[run.sh]
#!/bin/bash
# the make line also repeats each setting of config.mk as NAME=value (left out here)
make -C /OpenROAD-flow-scripts/flow DESIGN_CONFIG=/design/flow/config.mk WORK_HOME=/design/flow/orfs CLKGATE_MAP_FILE= finish
[config.mk]
export PLATFORM = sky130hd
export DESIGN_NAME = sorting_system
export DESIGN_NICKNAME = sorting_system
export VERILOG_FILES = /design/flow/design.v
export SDC_FILE = /design/flow/constraint.sdc
export NUM_CORES = 4
export LEC_CHECK = 0
export CAP_MARGIN = 20
export CORE_MARGIN = 2
export CORE_UTILIZATION = 40
export CTS_CLUSTER_DIAMETER = 229
export PLACE_DENSITY_LB_ADDON = 0.12
export SLEW_MARGIN = 30
export TNS_END_PERCENT = 75
[constraint.sdc]
create_clock -name core_clock -period 8.0 [get_ports {clk}]
set_input_delay 1.6000 -clock core_clock [delete_from_list [all_inputs] [get_ports {clk}]]
set_output_delay 1.6000 -clock core_clock [all_outputs]
set_load 0.01 [all_outputs]
[design.v]
`timescale 1ns / 1ps
module sorting_system(
    input wire clk,              
    input wire rst_n,            
    input wire btn_manual_1,     
    input wire btn_manual_2,     
    input wire sensor_out,
    output wire s0, s1,
    output wire s2, s3,
    output wire led_r, led_g, led_b,
    input wire ir_sensor,        
    output wire servo_pwm_1,     
    output wire servo_pwm_2,     
    output wire led_ir_status    
);
    wire [1:0] detected_color;  
    tcs3200_core_v3 #(
        .SAMPLE_TIME(2500)
    ) color_sensor_inst (
        .clk(clk), .rst_n(rst_n),
        .sensor_out(sensor_out),
        .s0(s0), .s1(s1), .s2(s2), .s3(s3),
        .color_id(detected_color),
        .led_r(led_r), .led_g(led_g), .led_b(led_b)
    );
    reg ir_s1, ir_s2;
    wire ir_edge;
    always @(posedge clk) begin
        if (rst_n) begin
            ir_s1 <= 1'b1;
            ir_s2 <= 1'b1;
        end else begin
            ir_s1 <= ir_sensor;
            ir_s2 <= ir_s1;
        end
    end
    assign ir_edge = (ir_s2 == 1'b1 && ir_s1 == 1'b0);
    assign led_ir_status = ~ir_s2;  
    reg trig_1, trig_2;
    always @(posedge clk) begin
        if (rst_n) begin
            trig_1 <= 0;
            trig_2 <= 0;
        end else begin
            trig_1 <= 0;
            trig_2 <= 0;
            if (ir_edge) begin
                if (detected_color == 2'd1) trig_1 <= 1;
                else if (detected_color == 2'd2) trig_2 <= 1;
            end
        end
    end
    servo_core #(
        .START_DELAY(26250),
        .HOLD_TIME(30000)
    ) servo_1_inst (
        .clk(clk), .rst_n(rst_n),
        .activate(trig_1 | btn_manual_1),
        .pwm_out(servo_pwm_1)
    );
    servo_core #(
        .START_DELAY(50000),
        .HOLD_TIME(30000)
    ) servo_2_inst (
        .clk(clk), .rst_n(rst_n),
        .activate(trig_2 | btn_manual_2),
        .pwm_out(servo_pwm_2)
    );
endmodule
module tcs3200_core_v3(
    input clk, rst_n, sensor_out,
    output wire s0, s1,
    output reg s2, s3,
    output reg [1:0] color_id,
    output reg led_r, led_g, led_b
);
    assign s0 = 1; assign s1 = 1;  
    parameter SAMPLE_TIME = 12500000;  
    localparam RED=0, BLUE=1, GREEN=2;
    reg [1:0] state;
    reg [31:0] timer, counter;
    reg [31:0] r_val, g_val, b_val;
    reg s_in_d, s_in_d2;
    wire s_edge = s_in_d & ~s_in_d2;
    always @(posedge clk) begin
        if (rst_n) begin s_in_d <= 1'b0; s_in_d2 <= 1'b0; end
        else begin s_in_d <= sensor_out; s_in_d2 <= s_in_d; end
    end
    always @(posedge clk) begin
        if (rst_n) begin
            state <= RED; timer <= 0; counter <= 0; s2 <= 0; s3 <= 0;
            r_val <= 0; g_val <= 0; b_val <= 0;
            color_id <= 0; led_r<=0; led_g<=0; led_b<=0;
        end else begin
            if (timer < SAMPLE_TIME) begin
                timer <= timer + 1;
                if (s_edge) counter <= counter + 1;
            end else begin
                timer <= 0; counter <= 0;
                case(state)
                    RED: begin r_val <= counter; state <= BLUE; s2<=0; s3<=1; end
                    BLUE: begin b_val <= counter; state <= GREEN; s2<=1; s3<=1; end
                    GREEN: begin
                        g_val <= counter; state <= RED; s2<=0; s3<=0;
                        if ((r_val + g_val + b_val) > 1000) begin
                            if(r_val > g_val && r_val > b_val) begin
                                color_id <= 1; led_r<=1; led_g<=0; led_b<=0;
                            end else if(g_val > r_val && g_val > b_val) begin
                                color_id <= 2; led_r<=0; led_g<=1; led_b<=0;
                            end else if(b_val > r_val && b_val > g_val) begin
                                color_id <= 3; led_r<=0; led_g<=0; led_b<=1;
                            end
                        end else begin
                             led_r<=0; led_g<=0; led_b<=0;
                        end
                    end
                    default: begin state <= RED; s2<=0; s3<=0; end
                endcase
            end
        end
    end
endmodule
module servo_core #(
    parameter START_DELAY = 0,       
    parameter HOLD_TIME = 125000000  
)(
    input clk, rst_n, activate,
    output reg pwm_out
);
    parameter PWM_TOP = 2500;        
    parameter MIN_PULSE = 62;        
    parameter TARGET_PULSE = 146;    
    parameter STEP = 1;              
    reg [31:0] cnt;
    reg [31:0] duty;
    localparam IDLE=0, WAIT_DELAY=1, MOVE=2, HOLD=3, RETURN=4;
    reg [2:0] state;
    reg [31:0] general_timer;  
    always @(posedge clk) begin
        if (rst_n) begin
            state <= IDLE; duty <= MIN_PULSE; general_timer <= 0;
            cnt <= 0; pwm_out <= 0;
        end else begin
            if (cnt < PWM_TOP) cnt <= cnt + 1; else cnt <= 0;
            pwm_out <= (cnt < duty) ? 1 : 0;
            case(state)
                IDLE: begin
                    duty <= MIN_PULSE;
                    general_timer <= 0;
                    if (activate) begin
                        if (START_DELAY > 0) state <= WAIT_DELAY;
                        else state <= MOVE;
                    end
                end
                WAIT_DELAY: begin
                    if (general_timer < START_DELAY) begin
                        general_timer <= general_timer + 1;
                    end else begin
                        general_timer <= 0;
                        state <= MOVE;
                    end
                end
                MOVE: begin
                    if (duty < TARGET_PULSE) duty <= duty + STEP;
                    else begin
                        duty <= TARGET_PULSE;
                        general_timer <= 0;
                        state <= HOLD;
                    end
                end
                HOLD: begin
                    if (general_timer < HOLD_TIME) general_timer <= general_timer + 1;
                    else state <= RETURN;
                end
                RETURN: begin
                    if (duty > MIN_PULSE) duty <= duty - STEP;
                    else state <= IDLE;
                end
                default: state <= IDLE;
            endcase
        end
    end
endmodule
==> qor.csv, run 1 <==
stage,metric,value,unit
timing,Slew headroom,37.5,%
cts,Root Buffer,clkbuf_16,
setup_path,critical path startpoint category,flip-flop,
setup_path,Crit path depth,13,
die,CORE AREA,52600,um2
routing,DRC,0,
power,P_comb,133,uW
yosys,cell taking the most area after synthesis,dfxtp_1,
yosys,yosys adder share,14.7,%
cells_and_area,Layout fillers,5203,
yosys,main flop type,dfxtp_1,
placed_design,hpwl dp,38700,um
routing,via density per instance,5.42,
power,Peak VDD IR,0.163,mV
timing,# setup viols final,0,
yosys,"XOR-XNOR Cells, Area Fraction",3.91,%
setup_path,reg-to-reg setup timing slack,3.50,ns
routing,final WL,53800,um
setup_path,Reg-to-Reg Start,color_sensor_inst.r_val[1],
yosys,Post-synth ARST share,0,%
setup_path,slowest cell on the critical path,or4_4,
global_route,GRT Overall Usage,19.1,%
timing,Max Clk Rate,0.222,GHz
yosys,"top comb family, area",simple AND/OR/NAND/NOR gates,
hold_path,worst hold path class,reg -> reg,
yosys,Mux cell area share,0.453,%
yosys,YS chip area,21300,um2
power,Top Consumer,clock,
global_route,total congestion overflow,0,
setup_path,crit path kind,reg -> reg,
cts,Max Root-Sink Buffers,3,
timing,Worst Skew,0.0298,ns
yosys,Synth top cell by count,dfxtp_1,
global_route,first-pass GRT wire length,88900,um
yosys,Unique cell types,86,
cts,CTS tree,built,
placed_design,I/O Buffers,13,
setup_path,cell repeated most along the worst path,fa_1,
cts,post-CTS setup buffer count,0,
setup_path,CP Capture Point,color_sensor_inst.led_r,
timing,final worst slack,3.50,ns
global_route,largest net degree at the start of global routing,82,
global_route,vias in the first global route,17300,
cells_and_area,synth-to-layout area growth,11.7,%
cts,TritonCTS Sinks,380,
power,Clk pwr share,51.0,%
yosys,synthesized area,21300,um2
routing,n_diodes,0,
routing,initial drt markers,1046,
yosys,post-synthesis sequential area ratio,35.8,%
power,sequential power,1.93,mW
setup_path,CP max FO,6,
timing,period utilisation layout,56.3,%
setup_path,"CP delay by family, top",simple AND/OR/NAND/NOR gates,
die,Die Size,55000,um2
hold_path,hold depth,2,
placed_design,Final GP Congestion,0.883,
yosys,YS warnings,4,
hold_path,WHS Endpoint,ir_s2,
routing,Initial DRT Pass Iterations,5,
setup_path,CP arrival,4.95,ns
power,Sw Ratio,22.2,%
outcome,status,timing/DRC/antenna clean,
cts,Worst-Skew Late Latency,0.58,ns
setup_path,crit-path cells,fa_1 -> ha_1 -> fa_1 -> a21o_1 -> a221o_2 -> a21oi_2 -> mux2_1 -> a311oi_1 -> nand4_1 -> or4_1 -> or4_4 -> or3b_1 -> o211ai_1,
power,Flop pwr share,45.8,%
routing,DR vias,18100,
job,max-capacitance violation count,0,
yosys,Top cell area share,35.8,%
die,Die H,235,um
setup_path,Crit. Startpoint,color_sensor_inst.r_val[1],
setup_path,crit path DRT,8.44,ns
yosys,Mapped Cells,2595,
power,Int Power,3.28,mW
timing,Slew @ Worst Pin,0.937,ns
timing,fin. max-slew vios,0,
die,Die Wd,235,um
cts,# resized after CTS,0,
power,Clk power,2.15,mW
cells_and_area,Nets,2851,
setup_path,FF-to-FF End,color_sensor_inst.led_r,
power,Comb power frac,3.2,%
cts,clock slew at reported path FFs,0.06,ns
setup_path,CP Buf/Inv Count,0,
timing,RSZ-0062 raised after global routing,false,
timing,Fin. Hold Viols,0,
cts,Inserted Clock Buffers,45,
yosys,syn_area_per_cell,8.20,um2
routing,routed len/inst,16.1,um
power,power density over cell area,177,nW/um2
hold_path,Hold Startpoint,ir_s1,
die,Top Ports,16,
yosys,Basic Gates by Area,21.7,%
timing,setup_tns,0,ns
die,Rows,84,
yosys,cells in synth_stat.txt,2595,
yosys,Post-synth EDFFs,0,
routing,DRT antenna net count,0,
setup_path,crit end category,flip-flop,
setup_path,worst r2r path cells,13,
job,tally of OpenROAD warnings,29,
yosys,ao+oa area frac,18.2,%
cts,CTS Hold Buffers Added,0,
setup_path,max incr delay on CP,0.60,ns
power,leakage power,9.16,nW
global_route,initial antenna violation count,0,
die,FP Util,40.5,%
yosys,Synth top cells by count,"380 x dfxtp_1, 322 x nand2_1, 261 x nor2_1, 257 x a21oi_1, 199 x ha_1",
timing,Tmin final,4.50,ns
power,Psw,935,uW
yosys,Post-synth regs,380,
yosys,Top area cell types,"dfxtp_1 36%, ha_1 12%, a21oi_1 6.0%, nand2_1 5.7%, nor2_1 4.6%",
placed_design,Setup WS pre-CTS,3.56,ns
cts,CTS H-Tree Depth,2,
==> metal layers <==
metal  wire, um  share of wire, %  track usage (%)  vias up
met1      25900                48             26.2     8521
met2      24300                45             31.0      325
li1           -                 -                -     9152
met4       1220               2.3             5.35        0
met5          0                 0                0        -
met3       2360               4.4             3.25       75
==> metrics by stage <==
stage                     instance area (um2)  power, mW  hold WS, ns  cells  utilization [%]
after floorplan                         21500       2.06        0.403   2655                -
after global placement                  22100       2.10        0.426   3253             42.1
after detailed placement                22200       2.11        0.433   3255             42.2
after CTS                               23800       4.28        0.448   3336             45.2
after global routing                    23800       4.38        0.473   3336             45.2
final                                   23800       4.21        0.453   3336             45.2
==> area by class of cell <==
class,instances,area [um2],area share (%)
tap,688,861,3.62
multi-input combinational,1994,12800,54.0
clock inverter,22,325,1.37
sequential,380,7610,32.0
timing repair buffer,26,269,1.13
inverter,167,627,2.64
clock buffer,59,1240,5.22
==> run 2, diff against run 1 <==
CAP_MARGIN = 25   (was 20)
CELL_PAD_IN_SITES_DETAIL_PLACEMENT = 1   (was unset)
CELL_PAD_IN_SITES_GLOBAL_PLACEMENT = 1   (was unset)
CORE_ASPECT_RATIO = 0.97   (was unset)
CORE_MARGIN = 4   (was 2)
CORE_UTILIZATION = 57   (was 40)
CTS_CLUSTER_DIAMETER = unset   (was 229)
GPL_ROUTABILITY_DRIVEN = 0   (was unset)
MAX_ROUTING_LAYER = met4   (was unset)
MIN_ROUTING_LAYER = met2   (was unset)
PLACE_DENSITY = 0.81   (was unset)
PLACE_DENSITY_LB_ADDON = unset   (was 0.12)
SETUP_SLACK_MARGIN = 0.99   (was unset)
SLEW_MARGIN = 10   (was 30)
clock period = 6.04 ns   (was 8.0 ns; I/O delays follow)
==> qor.csv, run 2 <==
stage,metric,value,unit,change
routing,initial drt markers,5952,,+470%
timing,# setup viols final,0,,unchanged
routing,DRC,0,,unchanged
timing,Worst Skew,0.0172,ns,-0.0126 ns
power,sequential power,2.56,mW,+33%
power,Psw,1.33,mW,+42%
global_route,total congestion overflow,0,,unchanged
cts,Root Buffer,clkbuf_16,,
timing,setup_tns,0,ns,unchanged
timing,fin. max-slew vios,0,,unchanged
yosys,Top area cell types,"dfxtp_1 36%, ha_1 12%, a21oi_1 6.0%, nand2_1 5.7%, nor2_1 4.6%",,
yosys,"XOR-XNOR Cells, Area Fraction",3.91,%,unchanged
cells_and_area,final core occ,63.6,%,+18 points
setup_path,reg-to-reg setup timing slack,1.42,ns,-2.08 ns
yosys,YS warnings,4,,unchanged
routing,routed len/inst,21.7,um,+35%
setup_path,crit-path cells,fa_1 -> ha_1 -> fa_1 -> a21o_1 -> a221o_2 -> a21oi_2 -> mux2_1 -> a311oi_1 -> nand4_1 -> or4_1 -> or4_4 -> or3b_1 -> o211ai_1,,
die,CORE AREA,36800,um2,-30%
yosys,Unique cell types,86,,unchanged
setup_path,CP Capture Point,color_sensor_inst.led_g,,
yosys,Post-synth ARST share,0,%,unchanged
setup_path,crit path DRT,6.50,ns,-1.94 ns
cts,Max Root-Sink Buffers,3,,unchanged
routing,n_diodes,0,,unchanged
power,leakage power,9.11,nW,-0.53%
cts,post-CTS setup buffer count,0,,unchanged
global_route,vias in the first global route,30100,,+74%
power,Sw Ratio,24.3,%,+2.1 points
setup_path,cell repeated most along the worst path,fa_1,,
cts,CTS H-Tree Depth,2,,unchanged
timing,Slew headroom,23.4,%,-14 points
global_route,GRT Overall Usage,51.1,%,+32 points
die,Die Wd,204,um,-13%
power,Flop pwr share,46.9,%,+1.1 points
setup_path,Reg-to-Reg Start,color_sensor_inst.g_val[1],,
yosys,cells in synth_stat.txt,2595,,unchanged
yosys,ao+oa area frac,18.2,%,unchanged
die,Top Ports,16,,unchanged
setup_path,max incr delay on CP,0.60,ns,about the same
global_route,largest net degree at the start of global routing,119,,+45%
outcome,status,timing/DRC/antenna clean,,
timing,RSZ-0062 raised after global routing,false,,
die,Die Size,40500,um2,-26%
power,Comb power frac,3.7,%,+0.5 points
job,max-capacitance violation count,0,,unchanged
setup_path,CP arrival,5.08,ns,+0.13 ns
power,Top Consumer,clock,,
yosys,Synth top cell by count,dfxtp_1,,
setup_path,slowest cell on the critical path,or4_4,,
yosys,synthesized area,21300,um2,unchanged
cts,clock slew at reported path FFs,0.07,ns,about the same
hold_path,WHS Endpoint,ir_s2,,
power,Clk power,2.70,mW,+26%
setup_path,CP Buf/Inv Count,0,,unchanged
global_route,first-pass GRT wire length,108000,um,+22%
yosys,Mux cell area share,0.453,%,unchanged
placed_design,hpwl dp,44000,um,+14%
cts,Worst-Skew Late Latency,0.61,ns,+0.03 ns
yosys,syn_area_per_cell,8.20,um2,unchanged
yosys,"top comb family, area",simple AND/OR/NAND/NOR gates,,
power,P_comb,200,uW,+50%
die,Die H,198,um,-15%
yosys,Synth top cells by count,"380 x dfxtp_1, 322 x nand2_1, 261 x nor2_1, 257 x a21oi_1, 199 x ha_1",,
power,Int Power,4.13,mW,+26%
hold_path,hold depth,2,,unchanged
setup_path,worst r2r path cells,13,,unchanged
setup_path,Crit. Startpoint,color_sensor_inst.g_val[1],,
setup_path,"CP delay by family, top",simple AND/OR/NAND/NOR gates,,
global_route,initial antenna violation count,0,,unchanged
timing,Slew @ Worst Pin,1.14,ns,+0.203 ns
timing,period utilisation layout,76.5,%,+20 points
cells_and_area,Nets,2848,,-0.11%
yosys,Top cell area share,35.8,%,unchanged
cts,TritonCTS Sinks,380,,unchanged
setup_path,critical path startpoint category,flip-flop,,
yosys,main flop type,dfxtp_1,,
die,FP Util,57.8,%,+17 points
power,Peak VDD IR,0.236,mV,+45%
yosys,yosys adder share,14.7,%,unchanged
routing,via density per instance,8.58,,+58%
placed_design,Setup WS pre-CTS,1.56,ns,-2.00 ns
setup_path,crit path kind,reg -> reg,,
cells_and_area,cell area after layout,23400,um2,-1.6%
yosys,YS chip area,21300,um2,unchanged
routing,DRT antenna net count,0,,unchanged
cts,Inserted Clock Buffers,42,,-6.7%
cells_and_area,Layout fillers,4444,,-15%
hold_path,Hold Startpoint,ir_s1,,
setup_path,Crit path depth,13,,unchanged
placed_design,I/O Buffers,13,,unchanged
timing,final worst slack,1.42,ns,-2.08 ns
yosys,Mapped Cells,2595,,unchanged
yosys,cell taking the most area after synthesis,dfxtp_1,,
job,tally of OpenROAD warnings,33,,+14%
yosys,post-synthesis sequential area ratio,35.8,%,unchanged
cts,CTS tree,built,,
yosys,Basic Gates by Area,21.7,%,unchanged
yosys,Post-synth EDFFs,0,,unchanged
power,power density over cell area,233,nW/um2,+32%
hold_path,worst hold path class,reg -> reg,,
setup_path,crit end category,flip-flop,,
placed_design,Area after DPL,21900,um2,-1.4%
timing,Tmin final,4.62,ns,+0.117 ns
cts,CTS Hold Buffers Added,0,,unchanged
yosys,Post-synth regs,380,,unchanged
cts,# resized after CTS,0,,unchanged
routing,final WL,68200,um,+27%
die,Rows,69,,-18%
power,Clk pwr share,49.4,%,-1.6 points
timing,Fin. Hold Viols,0,,unchanged
timing,Max Clk Rate,0.216,GHz,-2.5%
setup_path,FF-to-FF End,color_sensor_inst.led_g,,
setup_path,CP max FO,6,,unchanged
cells_and_area,synth-to-layout area growth,9.93,%,
routing,DR vias,26900,,+49%
routing,Initial DRT Pass Iterations,20,,+15
run 2: cell type report:
class | count | area (um2) | area share [%]
Sequential cell | 380 | 7610 | 32.5
Clock inverter | 11 | 133 | 0.567
Multi-Input combinational cell | 1994 | 12800 | 54.9
Tap cell | 497 | 622 | 2.66
Inverter | 167 | 627 | 2.68
Clock buffer | 66 | 1270 | 5.44
Timing Repair Buffer | 26 | 289 | 1.24
run 2: per-layer routing:
metal  up-vias  track usage, %  share of wire [%]
met5         -               -                  0
li1       9065               -                  -
met4         0            17.5                 13
met1      9146               -                  0
met3      1234            60.8                 37
met2      7495            60.4                 50
run 2: through the flow:
stage	hold slack, ns	power (mW)	cells
6_report	0.438	5.46	3141
5_1_grt	0.459	5.59	3141
4_1_cts	0.436	5.41	3138
3_5_place_dp	0.425	2.79	3061
3_3_place_gp	0.415	2.78	3060
2_1_floorplan	0.403	2.73	2655
==> run 3, diff against run 2 <==
ABC_AREA = 1   (was unset)
CAP_MARGIN = 20   (was 25)
CELL_PAD_IN_SITES_DETAIL_PLACEMENT = unset   (was 1)
CELL_PAD_IN_SITES_GLOBAL_PLACEMENT = 0   (was 1)
CORE_ASPECT_RATIO = 0.91   (was 0.97)
CORE_MARGIN = 2   (was 4)
CORE_UTILIZATION = 72   (was 57)
CTS_CLUSTER_DIAMETER = 335   (was unset)
HOLD_SLACK_MARGIN = 0.29   (was unset)
MAX_ROUTING_LAYER = met5   (was met4)
MIN_ROUTING_LAYER = unset   (was met2)
PLACE_DENSITY = unset   (was 0.81)
PLACE_DENSITY_LB_ADDON = 0.07   (was unset)
SETUP_SLACK_MARGIN = -0.15   (was 0.99)
SLEW_MARGIN = 20   (was 10)
clock period = 2.53 ns   (was 6.04 ns; I/O delays follow)
==> qor.csv, run 3 <==
stage,metric,value,unit,change
cells_and_area,logic area,12900,um2,+0.19%
power,Clk pwr share,45.1,%,-4.3 points
power,Comb power frac,12.5,%,+8.8 points
setup_path,critical path startpoint category,flip-flop,,
timing,setup_tns,-3.27,ns,-3.27 ns
routing,DRC,0,,unchanged
yosys,Unique cell types,61,,-29%
routing,final WL,62700,um,-8.0%
setup_path,reg-to-reg setup timing slack,-0.70,ns,-2.12 ns
yosys,syn_area_per_cell,7.23,um2,-12%
timing,Fin. Hold Viols,0,,unchanged
power,Peak VDD IR,0.689,mV,+190%
power,Top Consumer,clock,,
timing,Slew @ Worst Pin,0.644,ns,-0.496 ns
global_route,initial antenna violation count,0,,unchanged
timing,Worst Skew,0.0186,ns,+0.00133 ns
yosys,YS chip area,21900,um2,+2.7%
routing,initial drt markers,2636,,-56%
yosys,cell taking the most area after synthesis,dfxtp_1,,
setup_path,"CP delay by family, top",simple AND/OR/NAND/NOR gates,,
routing,n_diodes,0,,unchanged
cts,TritonCTS Sinks,380,,unchanged
die,CORE AREA,29700,um2,-19%
power,Psw,3.79,mW,+190%
global_route,total congestion overflow,0,,unchanged
power,power density over cell area,571,nW/um2,+140%
setup_path,CP arrival,3.65,ns,-1.43 ns
placed_design,Cells after DPL,3610,,+18%
yosys,Basic Gates by Area,24.5,%,+2.8 points
setup_path,crit-path cells,fa_1 -> ha_4 -> nand2_1 -> nand2_1 -> a21oi_1 -> nand2_4 -> buf_6 -> nand2_1 -> nand2_1 -> nand2_1 -> nand3_1 -> nor2_1 -> nand3_1 -> nor2_2 -> nand2_2 -> nand2_2 -> nand2_2 -> nand2_1 -> a21oi_1,,
cells_and_area,final core occ,86.7,%,+23 points
cts,Root Buffer,clkbuf_16,,
timing,RSZ-0062 raised after global routing,true,,
power,Clk power,6.64,mW,+150%
setup_path,CP Capture Point,color_sensor_inst.led_r,,
routing,via density per instance,6.03,,-30%
job,max-capacitance violation count,0,,unchanged
cts,Worst-Skew Late Latency,0.57,ns,-0.04 ns
die,Die Size,31800,um2,-22%
die,Die H,170,um,-14%
placed_design,I/O Buffers,13,,unchanged
power,Sw Ratio,25.8,%,+1.5 points
yosys,"XOR-XNOR Cells, Area Fraction",1.28,%,-2.6 points
hold_path,worst hold path class,reg -> reg,,
global_route,largest net degree at the start of global routing,66,,-45%
placed_design,Setup WS pre-CTS,-0.520,ns,-2.08 ns
timing,Slew headroom,57.0,%,+34 points
power,Int Power,10.9,mW,+160%
die,FP Util,73.5,%,+16 points
placed_design,hpwl dp,42300,um,-3.9%
setup_path,CP max FO,4,,-2
global_route,GRT Overall Usage,37.9,%,-13 points
timing,# setup viols final,5,,+5
timing,final worst slack,-0.698,ns,-2.12 ns
yosys,main flop type,dfxtp_1,,
timing,period utilisation layout,128,%,+51 points
setup_path,crit path kind,reg -> reg,,
outcome,Blocking Checks,setup timing,,
cells_and_area,final instance count without filler cells,3686,,+17%
setup_path,Crit. Startpoint,color_sensor_inst.b_val[6],,
setup_path,slowest cell on the critical path,fa_1,,
power,sequential power,6.24,mW,+140%
job,tally of OpenROAD warnings,32,,-3.0%
setup_path,CP Buf/Inv Count,1,,+1
die,Rows,60,,-13%
setup_path,crit path DRT,2.95,ns,-3.55 ns
cts,clock slew at reported path FFs,0.06,ns,about the same
yosys,Post-synth ARST share,0,%,unchanged
hold_path,WHS Endpoint,servo_2_inst.general_timer[21],,
timing,fin. max-slew vios,0,,unchanged
yosys,post-synthesis sequential area ratio,34.8,%,-0.95 points
yosys,Post-synth regs,380,,unchanged
power,P_comb,1.84,mW,+820%
cells_and_area,synth-to-layout area growth,18.0,%,
yosys,Mux cell area share,0,%,-0.45 points
cts,CTS H-Tree Depth,2,,unchanged
global_route,first-pass GRT wire length,100000,um,-7.3%
routing,DRT antenna net count,0,,unchanged
yosys,"top comb family, area",simple AND/OR/NAND/NOR gates,,
yosys,ao+oa area frac,16.0,%,-2.2 points
hold_path,hold depth,2,,unchanged
setup_path,worst r2r path cells,19,,+6
routing,Initial DRT Pass Iterations,8,,-60%
cts,CTS tree,built,,
cts,Max Root-Sink Buffers,3,,unchanged
cells_and_area,FF/Latch Area,7610,um2,about the same
timing,Max Clk Rate,0.310,GHz,+43%
yosys,Synth top cell by count,nand2_1,,
global_route,vias in the first global route,21400,,-29%
timing,Tmin final,3.23,ns,-1.39 ns
die,Top Ports,16,,unchanged
yosys,Top area cell types,"dfxtp_1 35%, ha_1 11%, nand2_1 9.8%, a21oi_1 7.5%, inv_1 7.3%",,
cts,Inserted Clock Buffers,40,,-4.8%
setup_path,crit end category,flip-flop,,
die,Die Wd,187,um,-8.6%
setup_path,max incr delay on CP,0.61,ns,about the same
cells_and_area,Nets,3489,,+23%
setup_path,Reg-to-Reg Start,color_sensor_inst.b_val[6],,
yosys,yosys adder share,14.3,%,-0.39 points
yosys,synthesized area,21900,um2,+2.7%
yosys,YS warnings,4,,unchanged
yosys,Mapped Cells,3021,,+16%
yosys,Synth top cells by count,"570 x nand2_1, 427 x inv_1, 380 x dfxtp_1, 328 x a21oi_1, 286 x nor2_1",,
setup_path,cell repeated most along the worst path,nand2_1,,
cells_and_area,Layout fillers,1658,,-63%
yosys,Post-synth EDFFs,0,,unchanged
setup_path,FF-to-FF End,color_sensor_inst.led_r,,
hold_path,Hold Startpoint,servo_2_inst.general_timer[21],,
setup_path,Crit path depth,19,,+6
routing,DR vias,22200,,-18%
routing,routed len/inst,17.0,um,-22%
yosys,Top cell area share,34.8,%,-0.95 points
power,leakage power,11.4,nW,+25%
yosys,cells in synth_stat.txt,3021,,+16%
power,Flop pwr share,42.4,%,-4.5 points
outcome,status,finished with violations,,
-- run 3: layout make-up --
type	count	area share (%)
timing repair buffer	204	6.40
inverter	443	6.45
multi-input combinational	2183	49.9
tap	403	1.96
clock inverter	17	1.25
sequential	380	29.5
clock buffer	56	4.54
-- run 3: repair_timing --
item | in CTS | in global routing
pin swaps | 19 | 14
hold buffers | 1 | 0
buffers inserted | 2 | 0
cloned | 0 | 0
resized | 30 | 38
hold endpoints to repair | 6 | 0
setup endpoints to repair | 5 | 9
-- run 3: per-stage QoR --
step / power, mW / hold WS (ns) / instance area [um2]
2_1_floorplan: 7.33 / 0.400 / 22100
3_3_place_gp: 7.91 / 0.425 / 23900
3_5_place_dp: 7.98 / 0.428 / 23900
4_1_cts: 14.6 / 0.438 / 25600
5_1_grt: 15.1 / 0.454 / 25800
6_report: 14.7 / 0.435 / 25800
-- run 3: layer usage --
metal,vias to the layer above,track usage [%],wire length (um),share of wire (%)
met2,1303,66.9,29500,47
li1,10400,-,-,-
met3,287,7.18,6100,9.7
met5,-,0,0,0
met4,0,14.9,2500,4.0
met1,10200,45.9,24600,39
==> run 4, diff against run 3 <==
ABC_AREA = unset   (was 1)
CAP_MARGIN = 15   (was 20)
CELL_PAD_IN_SITES_GLOBAL_PLACEMENT = unset   (was 0)
CORE_ASPECT_RATIO = 1.71   (was 0.91)
CORE_UTILIZATION = 40   (was 72)
CTS_CLUSTER_DIAMETER = 229   (was 335)
GPL_ROUTABILITY_DRIVEN = unset   (was 0)
GPL_TIMING_DRIVEN = 0   (was unset)
HOLD_SLACK_MARGIN = -0.07   (was 0.29)
MAX_ROUTING_LAYER = unset   (was met5)
MIN_ROUTING_LAYER = met1   (was unset)
PLACE_DENSITY_LB_ADDON = 0.12   (was 0.07)
SETUP_SLACK_MARGIN = unset   (was -0.15)
SLEW_MARGIN = 40   (was 20)
clock period = 8.0 ns   (was 2.53 ns; I/O delays follow)
==> qor.csv, run 4 <==
stage,metric,value,unit,change
cells_and_area,Layout fillers,5298,,+220%
cts,CTS Hold Buffers Added,0,,-1
cells_and_area,cell area after layout,23800,um2,-7.9%
die,FP Util,40.5,%,-33 points
timing,RSZ-0062 raised after global routing,false,,
power,Psw,879,uW,-77%
yosys,cells in synth_stat.txt,2595,,-14%
setup_path,worst r2r path cells,13,,-6
die,Die Wd,180,um,-3.4%
setup_path,max incr delay on CP,0.61,ns,about the same
global_route,largest net degree at the start of global routing,15,,-77%
power,Total Power,3.89,mW,-74%
cells_and_area,synth-to-layout area growth,11.7,%,
timing,Slew @ Worst Pin,0.854,ns,+0.209 ns
yosys,syn_area_per_cell,8.20,um2,+13%
yosys,ao+oa area frac,18.2,%,+2.2 points
hold_path,hold depth,2,,unchanged
setup_path,Crit. Startpoint,color_sensor_inst.r_val[1],,
global_route,initial antenna violation count,1,,+1
placed_design,Area after DPL,22500,um2,-6.0%
setup_path,CP Capture Point,color_sensor_inst.led_g,,
yosys,Post-synth EDFFs,0,,unchanged
timing,Max Clk Rate,0.214,GHz,-31%
yosys,Mux cell area share,0.453,%,+0.45 points
global_route,vias in the first global route,18900,,-12%
cts,post-CTS setup buffer count,0,,-2
cells_and_area,Nets,2944,,-16%
setup_path,FF-to-FF End,color_sensor_inst.led_g,,
yosys,Synth top cell by count,dfxtp_1,,
global_route,total congestion overflow,0,,unchanged
placed_design,Final GP Congestion,0.936,,
setup_path,critical path startpoint category,flip-flop,,
yosys,synthesized area,21300,um2,-2.7%
routing,DRC,0,,unchanged
setup_path,CP Buf/Inv Count,0,,-1
timing,Slew headroom,42.6,%,-14 points
cells_and_area,FF/Latch Area,7610,um2,about the same
yosys,Top area cell types,"dfxtp_1 36%, ha_1 12%, a21oi_1 6.0%, nand2_1 5.7%, nor2_1 4.6%",,
cts,CTS H-Tree Depth,2,,unchanged
global_route,GRT Overall Usage,21.5,%,-16 points
yosys,Synth top cells by count,"380 x dfxtp_1, 322 x nand2_1, 261 x nor2_1, 257 x a21oi_1, 199 x ha_1",,
power,Top Consumer,sequential cells,,
power,P_comb,145,uW,
hold_path,Hold Startpoint,ir_s1,,
setup_path,crit-path cells,fa_1 -> ha_1 -> fa_1 -> a21o_1 -> a221o_2 -> a21oi_2 -> mux2_1 -> a311oi_1 -> nand4_1 -> or4_1 -> or4_4 -> or3b_1 -> o211ai_1,,
hold_path,worst hold path class,reg -> reg,,
die,Top Ports,16,,unchanged
yosys,YS chip area,21300,um2,-2.7%
placed_design,hpwl dp,47600,um,+13%
cts,Inserted Clock Buffers,37,,-7.5%
timing,# setup viols final,0,,-5
power,sequential power,1.93,mW,-69%
setup_path,crit path DRT,8.39,ns,+5.44 ns
yosys,yosys adder share,14.7,%,+0.39 points
outcome,status,timing/DRC/antenna clean,,
hold_path,WHS Endpoint,ir_s2,,
power,Int Power,3.01,mW,-72%
timing,hold_ws,0.445,ns,+0.0101 ns
setup_path,CP max FO,6,,+2
setup_path,reg-to-reg setup timing slack,3.33,ns,+4.03 ns
job,max-capacitance violation count,0,,unchanged
timing,Tmin final,4.67,ns,+1.44 ns
power,Flop pwr share,49.6,%,+7.2 points
yosys,"top comb family, area",simple AND/OR/NAND/NOR gates,,
yosys,main flop type,dfxtp_1,,
routing,DR vias,18700,,-16%
power,Clk power,1.82,mW,-73%
cells_and_area,logic area,12800,um2,-0.38%
timing,Worst Skew,0.0259,ns,+0.00729 ns
power,leakage power,9.15,nW,-20%
yosys,"XOR-XNOR Cells, Area Fraction",3.91,%,+2.6 points
routing,routed len/inst,17.7,um,+3.9%
timing,fin. max-slew vios,0,,unchanged
setup_path,"CP delay by family, top",simple AND/OR/NAND/NOR gates,,
setup_path,slowest cell on the critical path,or4_4,,
die,Die H,306,um,+80%
yosys,YS warnings,4,,unchanged
power,Peak VDD IR,0.305,mV,-56%
die,Rows,110,,+83%
yosys,Post-synth ARST share,0,%,unchanged
placed_design,I/O Buffers,13,,unchanged
routing,final WL,60200,um,-4.0%
routing,DRT antenna net count,0,,unchanged
timing,period utilisation layout,58.3,%,-69 points
cts,clock slew at reported path FFs,0.07,ns,about the same
setup_path,crit end category,flip-flop,,
routing,initial drt markers,927,,-65%
timing,Fin. Hold Viols,0,,unchanged
yosys,Basic Gates by Area,21.7,%,-2.8 points
setup_path,cell repeated most along the worst path,fa_1,,
job,tally of OpenROAD warnings,29,,-9.4%
die,Die Size,55100,um2,+74%
setup_path,CP arrival,5.06,ns,+1.41 ns
routing,Initial DRT Pass Iterations,6,,-2
cts,TritonCTS Sinks,380,,unchanged
yosys,Unique cell types,86,,+41%
routing,n_diodes,0,,unchanged
power,Comb power frac,3.7,%,-8.8 points
yosys,cell taking the most area after synthesis,dfxtp_1,,
cts,# resized after CTS,0,,-100%
power,Clk pwr share,46.7,%,+1.6 points
cts,Root Buffer,clkbuf_16,,
routing,via density per instance,5.49,,-8.9%
global_route,first-pass GRT wire length,96600,um,-3.5%
setup_path,Reg-to-Reg Start,color_sensor_inst.r_val[1],,
yosys,Top cell area share,35.8,%,+0.95 points
yosys,post-synthesis sequential area ratio,35.8,%,+0.95 points
yosys,Mapped Cells,2595,,-14%
yosys,Post-synth regs,380,,unchanged
timing,setup_tns,0,ns,+3.27 ns
power,power density over cell area,164,nW/um2,-71%
setup_path,crit path kind,reg -> reg,,
cts,Max Root-Sink Buffers,3,,unchanged
cts,Worst-Skew Late Latency,0.55,ns,-0.02 ns
die,CORE AREA,52600,um2,+77%
power,Sw Ratio,22.6,%,-3.2 points
cells_and_area,final core occ,45.2,%,-42 points
setup_path,Crit path depth,13,,-6
cts,CTS tree,built,,
run 4: layout make-up:
type	instances	share of cell area (%)
plain buffers	114	2.03
clock buffers	55	4.82
clock inverters	10	0.463
inverters	167	2.64
multi-input cells	1994	53.9
flip-flops and latches	380	32.0
well taps	672	3.54
repair buffers	13	0.548
run 4: metal layers:
| layer | part of all wire (%) | vias up | track usage [%] |
|---|---|---|---|
| met5 | 0 | - | 0 |
| met4 | 4.1 | 0 | 9.10 |
| met3 | 2.5 | 126 | 1.76 |
| met2 | 56 | 353 | 43.9 |
| met1 | 38 | 8872 | 21.7 |
| li1 | - | 9340 | - |
run 4: per-stage QoR:
stage / setup slack [ns] / cells
after floorplan: 3.90 / 2655
after global placement: 3.43 / 3340
after detailed placement: 3.40 / 3340
after CTS: 3.37 / 3405
after global routing: 3.20 / 3405
final: 3.33 / 3405
==> run 5, diff against run 4 <==
CAP_MARGIN = 20   (was 15)
CORE_ASPECT_RATIO = unset   (was 1.71)
CORE_UTILIZATION = 66   (was 40)
CTS_CLUSTER_DIAMETER = unset   (was 229)
GPL_TIMING_DRIVEN = unset   (was 0)
HOLD_SLACK_MARGIN = unset   (was -0.07)
MIN_ROUTING_LAYER = unset   (was met1)
PLACE_DENSITY_LB_ADDON = unset   (was 0.12)
SLEW_MARGIN = 20   (was 40)
TNS_END_PERCENT = unset   (was 75)
clock period = 3.76 ns   (was 8.0 ns; I/O delays follow)
==> qor.csv, run 5 <==
stage,metric,value,unit,change
outcome,status,finished with violations,,
outcome,Blocking Checks,setup timing,,
hold_path,Hold Startpoint,servo_2_inst.general_timer[26],,
die,Die H,184,um,-40%
setup_path,crit end category,flip-flop,,
yosys,main flop type,dfxtp_1,,
setup_path,crit path DRT,4.17,ns,-4.22 ns
routing,DRT antenna net count,0,,unchanged
power,Psw,1.94,mW,+120%
setup_path,max incr delay on CP,0.57,ns,-0.04 ns
power,Total Power,8.49,mW,+120%
cells_and_area,Nets,3023,,+2.7%
hold_path,WHS Endpoint,servo_2_inst.general_timer[26],,
cts,Max Root-Sink Buffers,3,,unchanged
timing,fin. max-slew vios,0,,unchanged
setup_path,Crit. Startpoint,color_sensor_inst.b_val[1],,
routing,final WL,54500,um,-9.5%
setup_path,slowest cell on the critical path,or4_4,,
yosys,Top cell area share,35.8,%,unchanged
cts,Root Buffer,clkbuf_16,,
timing,Worst Skew,0.0174,ns,-0.00847 ns
setup_path,"CP delay by family, top",simple AND/OR/NAND/NOR gates,,
power,Clk pwr share,48.3,%,+1.6 points
hold_path,worst hold path class,reg -> reg,,
setup_path,Reg-to-Reg Start,color_sensor_inst.b_val[1],,
setup_path,CP Buf/Inv Count,0,,unchanged
timing,Slew headroom,28.6,%,-14 points
timing,Tmin final,4.12,ns,-0.547 ns
routing,Initial DRT Pass Iterations,5,,-1
cells_and_area,synth-to-layout area growth,15.3,%,
cts,CTS tree,built,,
yosys,yosys adder share,14.7,%,unchanged
setup_path,worst r2r path cells,13,,unchanged
yosys,ao+oa area frac,18.2,%,unchanged
yosys,Synth top cell by count,dfxtp_1,,
timing,RSZ-0062 raised after global routing,true,,
cts,CTS H-Tree Depth,2,,unchanged
yosys,synthesized area,21300,um2,unchanged
setup_path,critical path startpoint category,flip-flop,,
power,Clk power,4.10,mW,+130%
routing,DR vias,19400,,+3.6%
global_route,GRT Overall Usage,32.4,%,+11 points
global_route,total congestion overflow,0,,unchanged
power,sequential power,4.11,mW,+110%
die,Die Wd,184,um,+1.8%
setup_path,FF-to-FF End,color_sensor_inst.led_r,,
yosys,Mux cell area share,0.453,%,unchanged
routing,via density per instance,6.01,,+9.5%
die,FP Util,67.2,%,+27 points
yosys,Mapped Cells,2595,,unchanged
die,CORE AREA,31600,um2,-40%
yosys,Basic Gates by Area,21.7,%,unchanged
cells_and_area,final instance count without filler cells,3220,,-5.4%
die,Die Size,33700,um2,-39%
power,Comb power frac,3.3,%,-0.4 points
setup_path,CP arrival,4.53,ns,-0.53 ns
power,leakage power,9.99,nW,+9.2%
placed_design,hpwl dp,38700,um,-19%
setup_path,Crit path depth,13,,unchanged
routing,n_diodes,0,,unchanged
yosys,Post-synth EDFFs,0,,unchanged
die,Rows,65,,-41%
routing,initial drt markers,1661,,+79%
timing,Fin. Hold Viols,0,,unchanged
hold_path,hold depth,2,,unchanged
yosys,YS warnings,4,,unchanged
yosys,"XOR-XNOR Cells, Area Fraction",3.91,%,unchanged
job,tally of OpenROAD warnings,34,,+17%
job,max-capacitance violation count,0,,unchanged
placed_design,I/O Buffers,13,,unchanged
routing,DRC,0,,unchanged
global_route,vias in the first global route,19100,,+0.84%
yosys,syn_area_per_cell,8.20,um2,unchanged
power,P_comb,282,uW,+94%
yosys,YS chip area,21300,um2,unchanged
power,Sw Ratio,22.9,%,+0.30 points
yosys,Post-synth regs,380,,unchanged
power,Top Consumer,sequential cells,,
setup_path,crit path kind,reg -> reg,,
cts,Inserted Clock Buffers,40,,+8.1%
yosys,"top comb family, area",simple AND/OR/NAND/NOR gates,,
timing,Slew @ Worst Pin,1.07,ns,+0.215 ns
setup_path,CP Capture Point,color_sensor_inst.led_r,,
cts,TritonCTS Sinks,380,,unchanged
setup_path,crit-path cells,fa_1 -> ha_2 -> fa_2 -> a21o_1 -> a221o_2 -> a21oi_4 -> mux2_4 -> a311oi_2 -> nand4_1 -> or4_1 -> or4_4 -> or3b_1 -> o211ai_1,,
global_route,initial antenna violation count,0,,-1
setup_path,CP max FO,6,,unchanged
power,power density over cell area,346,nW/um2,+110%
yosys,post-synthesis sequential area ratio,35.8,%,unchanged
global_route,largest net degree at the start of global routing,71,,+56
global_route,first-pass GRT wire length,90900,um,-6.0%
timing,period utilisation layout,110,%,+51 points
power,Flop pwr share,48.4,%,-1.2 points
power,Int Power,6.55,mW,+120%
yosys,Unique cell types,86,,unchanged
yosys,cells in synth_stat.txt,2595,,unchanged
cts,clock slew at reported path FFs,0.06,ns,about the same
cts,CTS Hold Buffers Added,0,,unchanged
timing,Max Clk Rate,0.243,GHz,+13%
die,Top Ports,16,,unchanged
yosys,Post-synth ARST share,0,%,unchanged
routing,routed len/inst,16.9,um,-4.3%
yosys,cell taking the most area after synthesis,dfxtp_1,,
power,Peak VDD IR,0.381,mV,+25%
yosys,Synth top cells by count,"380 x dfxtp_1, 322 x nand2_1, 261 x nor2_1, 257 x a21oi_1, 199 x ha_1",,
cts,Worst-Skew Late Latency,0.55,ns,about the same
timing,final worst slack,-0.358,ns,-3.69 ns
setup_path,reg-to-reg setup timing slack,-0.36,ns,-3.69 ns
yosys,Top area cell types,"dfxtp_1 36%, ha_1 12%, a21oi_1 6.0%, nand2_1 5.7%, nor2_1 4.6%",,
timing,# setup viols final,5,,+5
placed_design,Cells after DPL,3144,,-5.9%
placed_design,Final GP Congestion,0.976,,+4.3%
## run 5: metrics by stage
stage          area (um2)  utilization [%]  setup slack [ns]  TNS [ns]  hold WS, ns
2_1_floorplan       21500                -            -0.232     -1.08        0.403
4_1_cts             24500             77.5            -0.350     -1.63        0.450
3_5_place_dp        23100             73.1            -0.496     -2.35        0.437
3_3_place_gp        23100             73.1            -0.405     -1.95        0.429
6_report            24500             77.6            -0.358     -1.66        0.449
5_1_grt             24500             77.6            -0.513     -2.31        0.456
## run 5: layer usage
metal  up-vias  GRT usage (%)  wire (um)
li1       9513              -          -
met1      9217           42.3      24500
met2       506           55.2      25700
met3       121           4.34       2670
met4         0           11.6       1580
met5         -              0          0
## run 5: timing repair
action / in CTS / in global routing
setup endpoints to repair: 5 / 9
pin swaps: 5 / 1
setup buffers: 2 / 0
gates resized: 3 / 2
## run 5: cell type report
| type | instances | area [um2] |
|---|---|---|
| Clock inverter | 21 | 224 |
| Inverter | 167 | 627 |
| Fill cell | 2338 | 7100 |
| Sequential cell | 380 | 7610 |
| Clock buffer | 53 | 1150 |
| Timing Repair Buffer | 203 | 1560 |
| Tap cell | 402 | 503 |
| Multi-Input combinational cell | 1994 | 12900 |
==> run 6, diff against run 5 <==
ABC_AREA = 1   (was unset)
CELL_PAD_IN_SITES_GLOBAL_PLACEMENT = 0   (was unset)
CORE_ASPECT_RATIO = 0.5   (was unset)
CORE_UTILIZATION = 58   (was 66)
GPL_ROUTABILITY_DRIVEN = 0   (was unset)
MAX_ROUTING_LAYER = met5   (was unset)
PLACE_DENSITY = 0.81   (was unset)
SETUP_SLACK_MARGIN = 0.61   (was unset)
TNS_END_PERCENT = 5   (was unset)
clock period = 2.07 ns   (was 3.76 ns; I/O delays follow)
==> qor.csv, run 6 <==
stage,metric,value,unit,change
timing,fin. max-slew vios,0,,unchanged
setup_path,crit end category,flip-flop,,
cts,TritonCTS Sinks,380,,unchanged
routing,via density per instance,5.80,,-3.4%
setup_path,"CP delay by family, top",simple AND/OR/NAND/NOR gates,,
hold_path,worst hold path class,in -> reg,,
yosys,Post-synth ARST share,0,%,unchanged
power,Clk power,7.24,mW,+77%
power,Peak VDD IR,0.663,mV,+74%
timing,hold_ws,0.373,ns,-0.0754 ns
setup_path,slowest cell on the critical path,fa_1,,
placed_design,hpwl dp,42300,um,+9.2%
power,sequential power,7.63,mW,+86%
power,Flop pwr share,44.1,%,-4.3 points
power,power density over cell area,598,nW/um2,+73%
hold_path,hold depth,3,,+1
timing,Slew headroom,51.8,%,+23 points
setup_path,critical path startpoint category,flip-flop,,
setup_path,Reg-to-Reg Start,color_sensor_inst.b_val[8],,
routing,final WL,67600,um,+24%
yosys,Mux cell area share,0,%,-0.45 points
setup_path,crit path kind,reg -> reg,,
die,Rows,50,,-23%
yosys,"top comb family, area",simple AND/OR/NAND/NOR gates,,
global_route,first-pass GRT wire length,104000,um,+14%
timing,Fin. Hold Viols,0,,unchanged
power,Sw Ratio,26.5,%,+3.7 points
yosys,"XOR-XNOR Cells, Area Fraction",1.28,%,-2.6 points
setup_path,cell repeated most along the worst path,nand2_1,,
yosys,cell taking the most area after synthesis,dfxtp_1,,
routing,routed len/inst,16.9,um,-0.22%
yosys,synthesized area,21900,um2,+2.7%
placed_design,Cells after DPL,3905,,+24%
job,max-capacitance violation count,0,,unchanged
timing,period utilisation layout,155,%,+45 points
timing,setup_tns,-11.10,ns,-9.44 ns
timing,Max Clk Rate,0.313,GHz,+29%
power,Comb power frac,14.0,%,+11 points
power,leakage power,12.9,nW,+29%
cts,Root Buffer,clkbuf_16,,
routing,DRT antenna net count,0,,unchanged
outcome,status,finished with violations,,
yosys,main flop type,dfxtp_1,,
cts,CTS H-Tree Depth,2,,unchanged
setup_path,crit-path cells,fa_1 -> ha_1 -> nand2_1 -> nand2_1 -> nand2_1 -> nand2_1 -> inv_1 -> nand3_1 -> nand2_1 -> nand2_1 -> nand2_1 -> nand3_1 -> nor2_1 -> nand3_1 -> nor2_2 -> nand2_4 -> nand2_2 -> nand2_4 -> nand2_2 -> a21oi_2,,
setup_path,CP arrival,3.61,ns,-0.92 ns
setup_path,crit path DRT,2.49,ns,-1.68 ns
setup_path,CP max FO,4,,-2
cells_and_area,Layout fillers,2266,,-3.1%
yosys,Post-synth regs,380,,unchanged
timing,Slew @ Worst Pin,0.724,ns,-0.345 ns
routing,DR vias,23200,,+20%
routing,Initial DRT Pass Iterations,6,,+1
outcome,Blocking Checks,setup timing,,
timing,# setup viols final,97,,+92
cts,Worst-Skew Late Latency,0.56,ns,about the same
hold_path,Hold Startpoint,rst_n,,
timing,final worst slack,-1.13,ns,-0.770 ns
setup_path,CP Buf/Inv Count,1,,+1
yosys,Top area cell types,"dfxtp_1 35%, ha_1 11%, nand2_1 9.8%, a21oi_1 7.5%, inv_1 7.3%",,
yosys,Synth top cell by count,nand2_1,,
global_route,GRT Overall Usage,31.5,%,-0.93 points
setup_path,FF-to-FF End,color_sensor_inst.led_g,,
die,Die H,141,um,-23%
cts,Inserted Clock Buffers,35,,-13%
yosys,Basic Gates by Area,24.5,%,+2.8 points
die,Die Wd,279,um,+52%
power,Int Power,12.7,mW,+94%
die,Die Size,39300,um2,+17%
global_route,vias in the first global route,22400,,+18%
yosys,Mapped Cells,3021,,+16%
setup_path,worst r2r path cells,20,,+7
yosys,Unique cell types,61,,-29%
cells_and_area,synth-to-layout area growth,32.4,%,
yosys,ao+oa area frac,16.0,%,-2.2 points
yosys,syn_area_per_cell,7.23,um2,-12%
timing,RSZ-0062 raised after global routing,true,,
yosys,Synth top cells by count,"570 x nand2_1, 427 x inv_1, 380 x dfxtp_1, 328 x a21oi_1, 286 x nor2_1",,
job,tally of OpenROAD warnings,32,,-5.9%
power,P_comb,2.43,mW,+760%
global_route,total congestion overflow,0,,unchanged
yosys,post-synthesis sequential area ratio,34.8,%,-0.95 points
cts,Max Root-Sink Buffers,3,,unchanged
yosys,cells in synth_stat.txt,3021,,+16%
power,Psw,4.59,mW,+140%
yosys,Top cell area share,34.8,%,-0.95 points
die,CORE AREA,37300,um2,+18%
cts,clock slew at reported path FFs,0.07,ns,about the same
yosys,yosys adder share,14.3,%,-0.39 points
timing,Tmin final,3.20,ns,-0.920 ns
setup_path,Crit. Startpoint,color_sensor_inst.b_val[8],,
power,Top Consumer,sequential cells,,
routing,DRC,0,,unchanged
global_route,initial antenna violation count,1,,+1
placed_design,I/O Buffers,13,,unchanged
cells_and_area,final core occ,77.6,%,about the same
yosys,YS chip area,21900,um2,+2.7%
setup_path,reg-to-reg setup timing slack,-1.13,ns,-0.77 ns
die,FP Util,58.6,%,-8.6 points
yosys,YS warnings,4,,unchanged
setup_path,CP Capture Point,color_sensor_inst.led_g,,
global_route,largest net degree at the start of global routing,74,,+4.2%
timing,Worst Skew,0.0241,ns,+0.00675 ns
setup_path,Crit path depth,20,,+7
hold_path,WHS Endpoint,servo_2_inst.duty[3],,
routing,initial drt markers,2213,,+33%
power,Clk pwr share,41.8,%,-6.5 points
cells_and_area,Nets,3718,,+23%
die,Top Ports,16,,unchanged
placed_design,Setup WS pre-CTS,-1.01,ns,-0.518 ns
cts,CTS tree,built,,
yosys,Post-synth EDFFs,0,,unchanged
setup_path,max incr delay on CP,0.47,ns,-0.10 ns
cells_and_area,final instance count without filler cells,4000,,+24%
## run 6: repair_timing
| item | 4_1_cts | 5_1_grt |
|---|---|---|
| gates cloned | 1 | 2 |
| gates resized | 272 | 199 |
| setup buffers | 17 | 13 |
| hold buffers | 0 | 0 |
| setup endpoints to repair | 319 | 317 |
| pin swaps | 131 | 92 |
## run 6: cell type report
class | count | area (um2) | area share [%]
Multi-Input combinational cell | 2183 | 14100 | 48.8
Sequential cell | 380 | 7660 | 26.5
Timing Repair Buffer | 438 | 3590 | 12.4
Inverter | 443 | 1680 | 5.82
Clock buffer | 47 | 1010 | 3.50
Tap cell | 494 | 618 | 2.14
Clock inverter | 14 | 230 | 0.796
Antenna cell | 1 | 2.50 | 0.00865
## run 6: through the flow
stage	area, um2	power (mW)
2_1_floorplan	22300	8.97
3_3_place_gp	25800	9.76
3_5_place_dp	25800	9.84
4_1_cts	28100	17.1
5_1_grt	28900	17.8
6_report	28900	17.3
## run 6: routing by layer
| metal | share of wire [%] | vias up | GRT usage, % |
|---|---|---|---|
| met5 | 0 | - | 0 |
| met4 | 4.9 | 0 | 13.0 |
| met3 | 7.9 | 332 | 5.27 |
| met2 | 48 | 1205 | 57.0 |
| met1 | 39 | 10800 | 37.4 |
| li1 | - | 10900 | - |
==> run 7, diff against run 6 <==
CELL_PAD_IN_SITES_GLOBAL_PLACEMENT = unset   (was 0)
CORE_ASPECT_RATIO = unset   (was 0.5)
CORE_UTILIZATION = 70   (was 58)
GPL_ROUTABILITY_DRIVEN = unset   (was 0)
HOLD_SLACK_MARGIN = 0.27   (was unset)
MAX_ROUTING_LAYER = unset   (was met5)
PLACE_DENSITY = unset   (was 0.81)
SETUP_SLACK_MARGIN = unset   (was 0.61)
TNS_END_PERCENT = unset   (was 5)
clock period = 3.04 ns   (was 2.07 ns; I/O delays follow)
==> qor.csv, run 7 <==
stage,metric,value,unit,change
die,Rows,64,,+28%
yosys,Post-synth EDFFs,0,,unchanged
yosys,YS warnings,4,,unchanged
outcome,Blocking Checks,setup timing,,
timing,Tmin final,3.07,ns,-0.131 ns
timing,final worst slack,-0.0274,ns,+1.10 ns
routing,Initial DRT Pass Iterations,5,,-1
yosys,Mux cell area share,0,%,unchanged
routing,n_diodes,0,,-1
cts,Worst-Skew Late Latency,0.54,ns,-0.02 ns
setup_path,crit-path cells,fa_1 -> ha_2 -> fa_2 -> nand2_1 -> nand3_2 -> nand3_2 -> nand2_2 -> nand2_2 -> nand2_2 -> buf_4 -> nand3_1 -> nand2_1 -> nand2_1 -> nand2_1 -> inv_1 -> nand3_2 -> nor2_2 -> nand2_2 -> nand2_2 -> nand2_2 -> nand2_1 -> a21oi_1,,
routing,DRT antenna net count,0,,unchanged
die,Top Ports,16,,unchanged
yosys,Basic Gates by Area,24.5,%,unchanged
setup_path,reg-to-reg setup timing slack,-0.03,ns,+1.10 ns
yosys,cell taking the most area after synthesis,dfxtp_1,,
setup_path,CP arrival,3.47,ns,-0.14 ns
yosys,Top area cell types,"dfxtp_1 35%, ha_1 11%, nand2_1 9.8%, a21oi_1 7.5%, inv_1 7.3%",,
power,Flop pwr share,43.9,%,-0.2 points
placed_design,I/O Buffers,13,,unchanged
yosys,Unique cell types,61,,unchanged
yosys,Synth top cells by count,"570 x nand2_1, 427 x inv_1, 380 x dfxtp_1, 328 x a21oi_1, 286 x nor2_1",,
setup_path,Crit. Startpoint,color_sensor_inst.g_val[1],,
routing,DRC,0,,unchanged
die,FP Util,71.3,%,+13 points
cells_and_area,synth-to-layout area growth,14.2,%,
timing,setup_tns,-0.0607,ns,+11.04 ns
power,power density over cell area,475,nW/um2,-21%
setup_path,cell repeated most along the worst path,nand2_2,,
cells_and_area,Nets,3395,,-8.7%
setup_path,worst r2r path cells,22,,+10%
routing,DR vias,20800,,-11%
setup_path,max incr delay on CP,0.48,ns,about the same
global_route,total congestion overflow,0,,unchanged
yosys,yosys adder share,14.3,%,unchanged
timing,Fin. Hold Viols,0,,unchanged
cts,CTS tree,built,,
yosys,post-synthesis sequential area ratio,34.8,%,unchanged
global_route,first-pass GRT wire length,91800,um,-11%
routing,routed len/inst,15.4,um,-8.8%
power,Top Consumer,clock,,
global_route,initial antenna violation count,0,,-1
placed_design,Final GP Congestion,0.955,,
timing,Max Clk Rate,0.326,GHz,+4.3%
power,sequential power,5.20,mW,-32%
timing,fin. max-slew vios,0,,unchanged
cts,Max Root-Sink Buffers,3,,unchanged
power,leakage power,10.9,nW,-16%
timing,RSZ-0062 raised after global routing,true,,
power,Psw,2.96,mW,-36%
yosys,"XOR-XNOR Cells, Area Fraction",1.28,%,unchanged
setup_path,Crit path depth,22,,+10%
placed_design,hpwl dp,39700,um,-6.1%
cts,TritonCTS Sinks,380,,unchanged
hold_path,worst hold path class,reg -> reg,,
power,Total Power,11.8,mW,-32%
outcome,status,finished with violations,,
power,Clk pwr share,45.2,%,+3.4 points
yosys,Top cell area share,34.8,%,unchanged
power,Sw Ratio,25.0,%,-1.6 points
global_route,GRT Overall Usage,33.0,%,+1.5 points
setup_path,CP Buf/Inv Count,2,,+1
setup_path,FF-to-FF End,color_sensor_inst.led_r,,
hold_path,Hold Startpoint,ir_s1,,
routing,final WL,55200,um,-18%
cts,Root Buffer,clkbuf_16,,
setup_path,slowest cell on the critical path,fa_1,,
yosys,cells in synth_stat.txt,3021,,unchanged
timing,# setup viols final,3,,-97%
global_route,vias in the first global route,19900,,-11%
die,CORE AREA,30700,um2,-18%
job,tally of OpenROAD warnings,33,,+3.1%
setup_path,"CP delay by family, top",simple AND/OR/NAND/NOR gates,,
yosys,Synth top cell by count,nand2_1,,
setup_path,CP max FO,3,,-1
power,Clk power,5.35,mW,-26%
timing,Slew headroom,35.5,%,-16 points
setup_path,CP Capture Point,color_sensor_inst.led_r,,
hold_path,WHS Endpoint,ir_s2,,
power,Peak VDD IR,0.646,mV,-2.5%
routing,initial drt markers,1585,,-28%
routing,via density per instance,5.79,,-0.18%
power,Comb power frac,10.9,%,-3.1 points
yosys,"top comb family, area",simple AND/OR/NAND/NOR gates,,
cts,CTS H-Tree Depth,2,,unchanged
die,Die Wd,181,um,-35%
yosys,Post-synth ARST share,0,%,unchanged
yosys,ao+oa area frac,16.0,%,unchanged
timing,Worst Skew,0.0127,ns,-0.0115 ns
yosys,syn_area_per_cell,7.23,um2,unchanged
die,Die H,181,um,+28%
timing,period utilisation layout,101,%,-54 points
setup_path,crit end category,flip-flop,,
setup_path,crit path DRT,3.44,ns,+0.95 ns
setup_path,Reg-to-Reg Start,color_sensor_inst.g_val[1],,
timing,Slew @ Worst Pin,0.966,ns,+0.242 ns
job,max-capacitance violation count,0,,unchanged
cts,Inserted Clock Buffers,41,,+17%
yosys,main flop type,dfxtp_1,,
setup_path,critical path startpoint category,flip-flop,,
die,Die Size,32700,um2,-17%
global_route,largest net degree at the start of global routing,66,,-11%
cts,clock slew at reported path FFs,0.06,ns,about the same
cts,CTS Hold Buffers Added,0,,unchanged
yosys,synthesized area,21900,um2,unchanged
yosys,Mapped Cells,3021,,unchanged
power,Int Power,8.88,mW,-30%
yosys,YS chip area,21900,um2,unchanged
yosys,Post-synth regs,380,,unchanged
setup_path,crit path kind,reg -> reg,,
power,P_comb,1.29,mW,-47%
hold_path,hold depth,2,,-1
## run 7: layer usage
layer	wire length (um)	GRT usage [%]	part of all wire, %
met3	3420	3.81	6.2
met1	23500	42.1	42
met4	1330	10.2	2.4
met2	27000	58.3	49
met5	0	0	0
## run 7: layout make-up
class	instances	area [um2]
clock inverter	18	273
inverter	443	1660
fill	2157	5720
multi-input combinational	2183	12800
timing repair buffer	109	885
tap	396	495
sequential	380	7610
clock buffer	55	1200
## run 7: timing repair
item / in CTS / in global routing
gates cloned: 0 / 0
buffers inserted: 2 / 2
pin swaps: 5 / 29
gates resized: 10 / 64
endpoints found under the setup margin: 5 / 5
## run 7: through the flow
stage                     area, um2  worst slack [ns]  cells  hold slack, ns  utilization [%]
after floorplan               22100             0.127   3081           0.400                -
after global placement        23100            -0.102   3508           0.408             75.4
after CTS                     24700           -0.0187   3583           0.420             80.5
after global routing          25000            -0.228   3584           0.454             81.4
after detailed placement      23100            -0.157   3508           0.423             75.4
final                         25000           -0.0274   3584           0.436             81.4
==> run 8, diff against run 7 <==
ABC_AREA = unset   (was 1)
CORE_UTILIZATION = 68   (was 70)
CTS_CLUSTER_DIAMETER = 29   (was unset)
CTS_CLUSTER_SIZE = 59   (was unset)
HOLD_SLACK_MARGIN = unset   (was 0.27)
MAX_ROUTING_LAYER = met4   (was unset)
SETUP_SLACK_MARGIN = 0.99   (was unset)
clock period = 6.6 ns   (was 3.04 ns; I/O delays follow)
==> qor.csv, run 8 <==
stage,metric,value,unit,change
global_route,GRT Overall Usage,33.6,%,+0.67 points
timing,Slew @ Worst Pin,1.04,ns,+0.0699 ns
routing,via density per instance,6.18,,+6.6%
setup_path,FF-to-FF End,color_sensor_inst.led_r,,
yosys,post-synthesis sequential area ratio,35.8,%,+0.95 points
timing,Slew headroom,30.8,%,-4.7 points
yosys,Synth top cell by count,dfxtp_1,,
placed_design,hpwl dp,36200,um,-8.9%
setup_path,CP max FO,6,,+3
yosys,Post-synth regs,380,,unchanged
power,Flop pwr share,36.1,%,-7.8 points
cts,clock slew at reported path FFs,0.05,ns,about the same
yosys,Synth top cells by count,"380 x dfxtp_1, 322 x nand2_1, 261 x nor2_1, 257 x a21oi_1, 199 x ha_1",,
routing,metal3 WL,2680,um,-21%
cts,# resized after CTS,0,,-10
setup_path,max incr delay on CP,0.59,ns,+0.11 ns
placed_design,Cells after DPL,2959,,-16%
setup_path,Reg-to-Reg Start,color_sensor_inst.g_val[1],,
job,tally of OpenROAD warnings,31,,-6.1%
placed_design,Final GP Congestion,0.951,,-0.42%
global_route,total congestion overflow,0,,unchanged
yosys,Mapped Cells,2595,,-14%
hold_path,hold depth,2,,unchanged
yosys,ao+oa area frac,18.2,%,+2.2 points
outcome,status,timing/DRC/antenna clean,,
cts,Max Root-Sink Buffers,3,,unchanged
cts,CTS Hold Buffers Added,0,,unchanged
placed_design,Setup WS pre-CTS,2.15,ns,+2.31 ns
power,Int Power,5.05,mW,-43%
yosys,YS warnings,4,,unchanged
timing,final worst slack,2.08,ns,+2.11 ns
setup_path,"CP delay by family, top",simple AND/OR/NAND/NOR gates,,
timing,period utilisation layout,68.4,%,-32 points
yosys,main flop type,dfxtp_1,,
die,Die H,181,um,+0.10%
power,power density over cell area,265,nW/um2,-44%
setup_path,reg-to-reg setup timing slack,2.08,ns,+2.11 ns
yosys,Unique cell types,86,,+41%
yosys,yosys adder share,14.7,%,+0.39 points
cts,CTS H-Tree Depth,3,,+1
setup_path,Crit. Startpoint,color_sensor_inst.g_val[1],,
power,leakage power,9.72,nW,-11%
cells_and_area,cell area after layout,24500,um2,-1.8%
power,Psw,1.45,mW,-51%
routing,Top Layer Used,met4,,
setup_path,CP Capture Point,color_sensor_inst.led_r,,
cts,CTS tree,built,,
timing,fin. max-slew vios,0,,unchanged
cells_and_area,final instance count without filler cells,3103,,-13%
timing,hold_ws,0.441,ns,+0.00552 ns
power,Total Power,6.50,mW,-45%
yosys,Top cell area share,35.8,%,+0.95 points
cts,Worst-Skew Late Latency,0.60,ns,+0.06 ns
routing,n_diodes,0,,unchanged
yosys,Post-synth ARST share,0,%,unchanged
global_route,vias in the first global route,18900,,-5.0%
yosys,Post-synth EDFFs,0,,unchanged
routing,metal2 WL,26300,um,-2.5%
global_route,first-pass GRT wire length,90100,um,-1.8%
cts,post-CTS setup buffer count,0,,-2
die,FP Util,69.4,%,-1.9 points
power,sequential power,2.35,mW,-55%
die,CORE AREA,30700,um2,unchanged
setup_path,crit-path cells,fa_1 -> ha_1 -> fa_1 -> a21o_1 -> a221o_2 -> a21oi_2 -> mux2_1 -> a311oi_1 -> nand4_1 -> or4_1 -> or4_4 -> or3b_1 -> o211ai_1,,
routing,DRT antenna net count,0,,unchanged
timing,setup_tns,0,ns,+0.0607 ns
power,Comb power frac,2.4,%,-8.5 points
job,max-capacitance violation count,0,,unchanged
cts,Root Buffer,clkbuf_16,,
power,Top Consumer,clock,,
routing,DR vias,19200,,-7.7%
global_route,initial antenna violation count,0,,unchanged
power,Sw Ratio,22.3,%,-2.7 points
routing,M1 WL,23000,um,-2.1%
setup_path,crit path DRT,7.05,ns,+3.61 ns
setup_path,crit path kind,reg -> reg,,
routing,Initial DRT Pass Iterations,5,,unchanged
die,Top Ports,16,,unchanged
setup_path,critical path startpoint category,flip-flop,,
routing,DRC,0,,unchanged
yosys,Mux cell area share,0.453,%,+0.45 points
yosys,Basic Gates by Area,21.7,%,-2.8 points
routing,routed len/inst,17.3,um,+12%
yosys,YS chip area,21300,um2,-2.7%
power,P_comb,157,uW,-88%
hold_path,Hold Startpoint,ir_s1,,
power,Clk power,3.99,mW,-25%
cts,Inserted Clock Buffers,79,,+93%
yosys,synthesized area,21300,um2,-2.7%
yosys,syn_area_per_cell,8.20,um2,+13%
yosys,"top comb family, area",simple AND/OR/NAND/NOR gates,,
yosys,cell taking the most area after synthesis,dfxtp_1,,
setup_path,worst r2r path cells,13,,-41%
cells_and_area,synth-to-layout area growth,15.1,%,
die,Die Wd,181,um,+0.10%
timing,Worst Skew,0.0271,ns,+0.0144 ns
timing,# setup viols final,0,,-3
die,Rows,64,,unchanged
yosys,Top area cell types,"dfxtp_1 36%, ha_1 12%, a21oi_1 6.0%, nand2_1 5.7%, nor2_1 4.6%",,
setup_path,crit end category,flip-flop,,
cells_and_area,final core occ,79.9,%,-1.5 points
cells_and_area,Nets,2881,,-15%
power,Peak VDD IR,0.348,mV,-46%
power,Clk pwr share,61.4,%,+16 points
placed_design,Area after DPL,21800,um2,-6.0%
yosys,"XOR-XNOR Cells, Area Fraction",3.91,%,+2.6 points
cts,TritonCTS Sinks,380,,unchanged
hold_path,WHS Endpoint,ir_s2,,
setup_path,cell repeated most along the worst path,fa_1,,
global_route,largest net degree at the start of global routing,89,,+35%
placed_design,I/O Buffers,13,,unchanged
hold_path,worst hold path class,reg -> reg,,
routing,initial drt markers,1586,,+0.063%
setup_path,slowest cell on the critical path,or4_4,,
yosys,cells in synth_stat.txt,2595,,-14%
setup_path,CP Buf/Inv Count,0,,-2
setup_path,Crit path depth,13,,-41%
timing,Max Clk Rate,0.221,GHz,-32%
timing,Tmin final,4.52,ns,+1.45 ns
die,Die Size,32700,um2,+0.20%
routing,final WL,53600,um,-3.0%
timing,RSZ-0062 raised after global routing,false,,
timing,Fin. Hold Viols,0,,unchanged
setup_path,CP arrival,4.97,ns,+1.50 ns
[run 8: layer usage]
| metal | vias up | track usage, % |
|---|---|---|
| li1 | 9263 | - |
| met1 | 9164 | 40.6 |
| met2 | 607 | 56.5 |
| met3 | 130 | 4.98 |
| met4 | 0 | 13.4 |
| met5 | - | - |
[run 8: area by class of cell]
class / count / area, um2
multi-input combinational: 1994 / 12800
timing repair buffer: 22 / 199
inverter: 167 / 627
clock buffer: 95 / 2170
sequential: 380 / 7610
fill: 2079 / 6170
clock inverter: 49 / 571
tap: 396 / 495
Power is estimated from default activity; no workload was simulated.
